Design top, start of the top module:
module top#(parameter m = 7)(
    input clk,
    input signed [m-1:0]noise_in,
    output reg signed [2*m-1:0]filter_out
);
Size in the first run: ~910 cells after synthesis, roughly 84 flip-flops, ~0.0094 mm^2 of cells after synthesis.
make LEC_CHECK=0 ABC_AREA=1 CAP_MARGIN=40 CELL_PAD_IN_SITES_DETAIL_PLACEMENT=2 CELL_PAD_IN_SITES_GLOBAL_PLACEMENT=1 CORE_MARGIN=2 CORE_UTILIZATION=33 CTS_CLUSTER_DIAMETER=345 GPL_ROUTABILITY_DRIVEN=0 GPL_TIMING_DRIVEN=0 MAX_ROUTING_LAYER=met4 SETUP_SLACK_MARGIN=2.35 SLEW_MARGIN=0 TNS_END_PERCENT=5 finish   # period 10.0 ns
run.sh (not shown) runs the stock make flow with config.mk's settings and CLKGATE_MAP_FILE=.
The first run produced a clean layout.
Next try:
ABC_AREA = default   (was 1)
CAP_MARGIN = 20   (was 40)
CELL_PAD_IN_SITES_DETAIL_PLACEMENT = default   (was 2)
CELL_PAD_IN_SITES_GLOBAL_PLACEMENT = default   (was 1)
CORE_UTILIZATION = 40   (was 33)
CTS_CLUSTER_DIAMETER = default   (was 345)
GPL_ROUTABILITY_DRIVEN = default   (was 0)
GPL_TIMING_DRIVEN = default   (was 0)
MAX_ROUTING_LAYER = default   (was met4)
SETUP_SLACK_MARGIN = default   (was 2.35)
SLEW_MARGIN = 20   (was 0)
TNS_END_PERCENT = default   (was 5)
clock period = 8.6 ns   (was 10.0 ns; I/O delays follow)
Effect: Final cell count shrinks by 13%; count of clock-buffer cells in the layout stays the same; synthesized area fell by 1.9%; global-route usage came out lower by 1.9 points; cell area shrinks by 6.2%.
Next try:
CTS_CLUSTER_DIAMETER = 318   (was default)
CTS_CLUSTER_SIZE = 45   (was default)
PLACE_DENSITY = 0.66   (was default)
SLEW_MARGIN = 35   (was 20)
clock period = 10.0 ns   (was 8.6 ns; I/O delays follow)
Outcome: Worst hold slack stays flat. Routed wire length went up by 0.50%. Sequential cell count does not change. Setup slack improved by 0.98 ns. Area after synthesis does not change. Utilization drops by 0.24 points. Synthesized cell count is unchanged.
Next try:
ABC_AREA = 1   (was default)
CORE_UTILIZATION = 33   (was 40)
CTS_CLUSTER_DIAMETER = 288   (was 318)
CTS_CLUSTER_SIZE = default   (was 45)
GPL_ROUTABILITY_DRIVEN = 0   (was default)
GPL_TIMING_DRIVEN = 0   (was default)
PLACE_DENSITY = default   (was 0.66)
SETUP_SLACK_MARGIN = 2.35   (was default)
SLEW_MARGIN = 0   (was 35)
Outcome: The changed run finished with timing, DRC and antenna clean; final cell count rose by 16%; sequential share of layout area goes down by 1.1 points; die size increases by 23%; synthesized cell count came out higher by 8.6%; first-iteration DRC count goes down by 18%; wire length came out higher by 8.1%; count of clock-buffer cells in the layout increases by 3.
Next try:
ABC_AREA = default   (was 1)
CORE_UTILIZATION = 72   (was 33)
CTS_CLUSTER_DIAMETER = default   (was 288)
CTS_CLUSTER_SIZE = 19   (was default)
GPL_ROUTABILITY_DRIVEN = default   (was 0)
GPL_TIMING_DRIVEN = default   (was 0)
SETUP_SLACK_MARGIN = default   (was 2.35)
SLEW_MARGIN = 20   (was 0)
clock period = 5.9 ns   (was 10.0 ns; I/O delays follow)
Result:
- The changed run finished but fails on setup timing
- synthesized area is lower by 1.9%
- worst setup slack is worse by 3.3 ns
- via count is higher by 6.4%
- cell area is higher by 1.6%
- clock-buffer cell count is lower by 2
- global-route usage is higher by 19 points
- register-to-register slack is worse by 4.2 ns
- non-clock buffer count is higher by 66
Next try:
ABC_AREA = 1   (was default)
CTS_CLUSTER_DIAMETER = 98   (was default)
CTS_CLUSTER_SIZE = default   (was 19)
PLACE_DENSITY = 0.79   (was default)
clock period = 5.51 ns   (was 5.9 ns; I/O delays follow)
After rerunning:
- The changed run ran to the end with violations: setup timing
- setup slack degrades by 0.32 ns
- flip-flop count stays the same
- global-route usage increases by 3.5 points
- die area increases slightly
- non-clock buffer count increases by 18
- clock skew is about the same
- sequential share of layout area decreases by 0.48 points
